Design UART_FIFO, start of the top module:
module UART_FIFO(
    input clk,
    input reset,
    input [7:0] data_in,
    input data_valid,
    output [7:0] data_out
    );
    wire tx_clk, rx_clk;
    wire tx_fifo_full, tx_fifo_empty;
    wire rx_fifo_full, rx_fifo_empty;
    wire tx_busy,rx_busy; 
    wire rx_done;
    wire [7:0] tx_fifo_data_out;
    wire [7:0] rx_data;
    wire serial_data;
    reg tx_start;
    wire tx_fifo_wr_en;
    reg tx_fifo_rd_en;
    reg rx_fifo_wr_en;
    wire rx_fifo_rd_en;
    assign tx_fifo_wr_en = data_valid;
    assign rx_fifo_rd_en = ~rx_fifo_empty;
    always@(posedge clk or posedge reset)
    begin
        if(reset)
        begin
            tx_start <= 0;
            tx_fifo_rd_en <= 0;
        end
        else if(tx_clk)
        begin
            if((tx_fifo_empty==0)&&(tx_busy==0)&&(tx_start==0))
            begin
                tx_start <= 1'b1;
                tx_fifo_rd_en <= 1'b1;
            end
            else
            begin
                tx_start <= 1'b0;
                tx_fifo_rd_en <= 1'b0;
            end
        end
    end
    always@(posedge clk or posedge reset)
    begin
        if(reset)
        begin
            rx_fifo_wr_en <= 0;
        end
        else if(rx_clk)
        begin
            rx_fifo_wr_en <= ~rx_fifo_full & rx_done;
        end
    end
    Baud_Rate_Generator m0 (.clk(clk), .reset(reset),
                .tx_clk(tx_clk), .rx_clk(rx_clk));
    UART_TX m1 (.clk(clk), .tx_ce(tx_clk), .reset(reset),
                .tx_start(tx_start), .tx_data(tx_fifo_data_out),
                .tx_busy(tx_busy), .tx_serial(serial_data));
    FIFO m2 (.clk(clk), .wr_ce(1'b1), .rd_ce(tx_clk),  
                .wr_reset(reset), .rd_reset(reset),
                .wr_en(tx_fifo_wr_en), .rd_en(tx_fifo_rd_en),
                .data_in(data_in),
  ...
For scale: ~1500 cells after synthesis, roughly 400 flip-flops, roughly 19000 um2 of cells after synthesis.
Settings: LEC_CHECK=0, CAP_MARGIN=20, CELL_PAD_IN_SITES_DETAIL_PLACEMENT=0, CELL_PAD_IN_SITES_GLOBAL_PLACEMENT=3, CORE_ASPECT_RATIO=1.83, CORE_MARGIN=4, CORE_UTILIZATION=54, CTS_CLUSTER_SIZE=98, GPL_ROUTABILITY_DRIVEN=1, MAX_ROUTING_LAYER=met4, PLACE_DENSITY_LB_ADDON=0.2, SETUP_SLACK_MARGIN=0.06, SLEW_MARGIN=0; clock period 4.32 ns.
run.sh (not shown) runs the stock make flow with config.mk's settings and CLKGATE_MAP_FILE=.
Rerun with:
==> flow/config.mk (replaced) <==
export PLATFORM = sky130hd
export DESIGN_NAME = UART_FIFO
export DESIGN_NICKNAME = UART_FIFO
export VERILOG_FILES = /design/flow/design.v
export SDC_FILE = /design/flow/constraint.sdc
export NUM_CORES = 4
export LEC_CHECK = 0
export ABC_AREA = 1
export CAP_MARGIN = 20
export CELL_PAD_IN_SITES_DETAIL_PLACEMENT = 0
export CELL_PAD_IN_SITES_GLOBAL_PLACEMENT = 0
export CORE_ASPECT_RATIO = 0.91
export CORE_MARGIN = 2
export CORE_UTILIZATION = 72
export CTS_CLUSTER_DIAMETER = 38
export CTS_CLUSTER_SIZE = 79
export GPL_ROUTABILITY_DRIVEN = 1
export PLACE_DENSITY_LB_ADDON = 0.2
export SETUP_SLACK_MARGIN = 1.01
export SLEW_MARGIN = 0
==> flow/constraint.sdc (replaced) <==
create_clock -name core_clock -period 3.43 [get_ports {clk}]
set_input_delay 0.6860 -clock core_clock [delete_from_list [all_inputs] [get_ports {clk}]]
set_output_delay 0.6860 -clock core_clock [all_outputs]
set_load 0.01 [all_outputs]
The changed run finished with timing, DRC and antenna clean.
Worst setup slack degrades by 0.25 ns.
Non-clock buffer count grows by 15.
Routed wire length increases by about a fifth.
Power is higher by a quarter to a third.
Synthesized area rises by a few percent.
Cell area grows by a little under a tenth.
Rerun with:
--- a/flow/config.mk
+++ b/flow/config.mk
@@ -7,3 +7,2 @@
 export LEC_CHECK = 0
-export ABC_AREA = 1
 export CAP_MARGIN = 20
@@ -15,6 +14,7 @@
 export CTS_CLUSTER_DIAMETER = 38
-export CTS_CLUSTER_SIZE = 79
+export CTS_CLUSTER_SIZE = 18
 export GPL_ROUTABILITY_DRIVEN = 1
+export HOLD_SLACK_MARGIN = -0.08
 export PLACE_DENSITY_LB_ADDON = 0.2
 export SETUP_SLACK_MARGIN = 1.01
-export SLEW_MARGIN = 0
+export SLEW_MARGIN = 15
Effect:
- The new run produced a clean layout
- combinational power came out higher by a quarter to a third
- global-route usage goes down by 5.1 points
- cell area is lower by a few percent
- register-to-register slack degrades by 0.07 ns
- synthesized area is lower by a few percent
- clock skew came out higher by 0.0068 ns
- die area falls by a few percent
Rerun with:
==> flow/config.mk (replaced) <==
export PLATFORM = sky130hd
export DESIGN_NAME = UART_FIFO
export DESIGN_NICKNAME = UART_FIFO
export VERILOG_FILES = /design/flow/design.v
export SDC_FILE = /design/flow/constraint.sdc
export NUM_CORES = 4
export LEC_CHECK = 0
export ABC_AREA = 1
export CAP_MARGIN = 20
export CORE_MARGIN = 2
export CORE_UTILIZATION = 72
export CTS_CLUSTER_SIZE = 72
export GPL_ROUTABILITY_DRIVEN = 0
export SETUP_SLACK_MARGIN = 1.01
export SLEW_MARGIN = 20
=>
- The changed run ran to the end with no violations
- global-route usage grows by 4.6 points
- wire length grows by 15%
- core utilization shrinks by 4.7 points
- clock power shrinks by about 8%


== red ==
UART_FIFO again, from the RTL that the note above started with.
Settings: LEC_CHECK=0, ABC_AREA=1, CAP_MARGIN=20, CORE_ASPECT_RATIO=0.89, CORE_MARGIN=2, CORE_UTILIZATION=72, CTS_CLUSTER_DIAMETER=95, CTS_CLUSTER_SIZE=15, GPL_ROUTABILITY_DRIVEN=0, GPL_TIMING_DRIVEN=1, PLACE_DENSITY_LB_ADDON=0.05, SETUP_SLACK_MARGIN=1.16, SLEW_MARGIN=20; clock period 9.6 ns.
The final layout from red, which completed every stage, passed the timing, design-rule and antenna checks at the end of the flow.
Edits applied to the flow inputs when going from red to blue:
- GPL_ROUTABILITY_DRIVEN: 0 -> unset
- SETUP_SLACK_MARGIN: 1.16 -> 0.92
- CTS_CLUSTER_DIAMETER: 95 -> unset
- GPL_TIMING_DRIVEN: 1 -> unset
- ABC_AREA: 1 -> unset
- PLACE_DENSITY_LB_ADDON: 0.05 -> unset
- CTS_CLUSTER_SIZE: 15 -> unset
- CORE_ASPECT_RATIO: 0.89 -> unset
- the clock period (ns, I/O delays scaled along): 9.6 -> 3.43
### Flow results
- The sequential fraction of total cell area of red and that of blue are within noise of each other.
- Synthesized cell count (lower): blue
- Looking at first element of the critical path, the m4.F0.wr_ptr[2] result is from blue; the data_valid one comes from red.
- Global-route usage sits lower in blue than in red.
- Of red and blue, the higher remaining max-slew budget at the tightest pin belongs to blue.
- blue: global-route track usage on met3 lower than red
- Compared with red, in blue via density per instance rose by about 9%, leakage power fell by about 16%.


Starting RTL as in the previous note.
Settings: LEC_CHECK=0, CAP_MARGIN=15, CORE_ASPECT_RATIO=0.51, CORE_MARGIN=2, CORE_UTILIZATION=37, CTS_CLUSTER_SIZE=49, HOLD_SLACK_MARGIN=-0.1, MAX_ROUTING_LAYER=met4, MIN_ROUTING_LAYER=met2, PLACE_DENSITY_LB_ADDON=0.05, SETUP_SLACK_MARGIN=1.26, SLEW_MARGIN=5; clock period 20.0 ns.
The starting point reached the layout checks and failed them: DRC.
Edit:
CAP_MARGIN = 20   (was 15)
CORE_ASPECT_RATIO = default   (was 0.51)
CORE_UTILIZATION = 68   (was 37)
CTS_CLUSTER_SIZE = 98   (was 49)
HOLD_SLACK_MARGIN = default   (was -0.1)
MAX_ROUTING_LAYER = default   (was met4)
MIN_ROUTING_LAYER = default   (was met2)
PLACE_DENSITY = 0.36   (was default)
PLACE_DENSITY_LB_ADDON = default   (was 0.05)
SETUP_SLACK_MARGIN = default   (was 1.26)
SLEW_MARGIN = 20   (was 5)
clock period = 12.8 ns   (was 20.0 ns; I/O delays follow)
The changed run completed with no timing, DRC or antenna violations; final area drops by 2.2%; worst setup slack gets worse by 5.8 ns; sequential share of layout area is higher by 1.1 points; clock-buffer cell count is higher by 4; critical path depth fell by 1; global-route usage falls by 3.0 points; final cell count is lower by 15%; sequential power came out higher by 56%.
Edit:
CORE_UTILIZATION = 72   (was 68)
CTS_CLUSTER_SIZE = default   (was 98)
PLACE_DENSITY = default   (was 0.36)
SETUP_SLACK_MARGIN = 1.01   (was default)
clock period = 3.43 ns   (was 12.8 ns; I/O delays follow)
Effect:
- The new run completed with no timing, DRC or antenna violations
- utilization came out higher by 8.5 points
- routed wire length grows by 10%
- clock power went up to 3.9 times its value
- register-to-register slack loses 8.9 ns
- via count came out higher by 5.8%
- sequential power is higher to 3.8 times its value
- die area goes down by 5.4%
- final cell count came out higher by 1.4%
- flip-flop count stays the same
- area after synthesis does not change
- non-clock buffer count grows by 38
Edit:
ABC_AREA = 1   (was default)
CTS_CLUSTER_SIZE = 79   (was default)
PLACE_DENSITY_LB_ADDON = 0.19   (was default)
Effect: The new run went through all stages and came out clean. Design area goes up by a few percent. Hold slack gains 0.066 ns. Power went down by a few percent. Routed wire length came out higher by about a fifth. Final cell count increases by well over a third. Clock skew is higher by 0.0037 ns.


v36:
UART_FIFO again, from the RTL that the note above started with.
clock: 3.5 ns
lec_check: 0
abc_area: 1
cap_margin: 20
core_aspect_ratio: 1.45
core_margin: 2
core_utilization: 72
cts_cluster_size: 16
setup_slack_margin: 1.02
slew_margin: 20
[inputs] v51 vs v36
Settings: SETUP_SLACK_MARGIN no longer set, was 1.02; CORE_UTILIZATION now 40, was 72; CORE_ASPECT_RATIO no longer set, was 1.45; ABC_AREA no longer set, was 1; CTS_CLUSTER_SIZE no longer set, was 16; the clock period (ns, I/O delays scaled along) now 20.0, was 3.5.
Notes after the runs:
- The higher clock power came out of v36.
- v51 has area of all placed cells without fillers below what v36 had.
- v51 reports its biggest combinational cell group after synthesis as multiplexers while v36 reports simple AND/OR/NAND/NOR gates.
- v36 leaves less setup margin than v51.
- Looking at count of plain and timing-repair buffers in the layout, v51 sits 38% lower than v36 does.
- v51 ended up with reset as its launch point of the critical path; v36 ended up with m2.F2.rd_ptr[0].
- Run comparison: v36 termination of the worst setup path m2.F4.rd_data[6]; v51 termination of the worst setup path m4.F4.mem[5][3]
- Higher non-clock buffer area fraction after layout was reported by v36, not v51.
Changes in v7 relative to v51:
Settings: swapping 40 for 66 in CORE_UTILIZATION; swapping 20.0 for 6.19 in the clock period (ns, I/O delays scaled along).
### Flow results
Number of buffers outside the clock class in the layout grows by a few percent when moving from v51 to v7.
v7: setup slack lower than v51
Comparing v7 and v51, the higher sequential share of layout area was measured on v7.
Higher total routing resource utilization after global routing goes to v7 over v51.
Power is estimated from default activity; no workload was simulated.
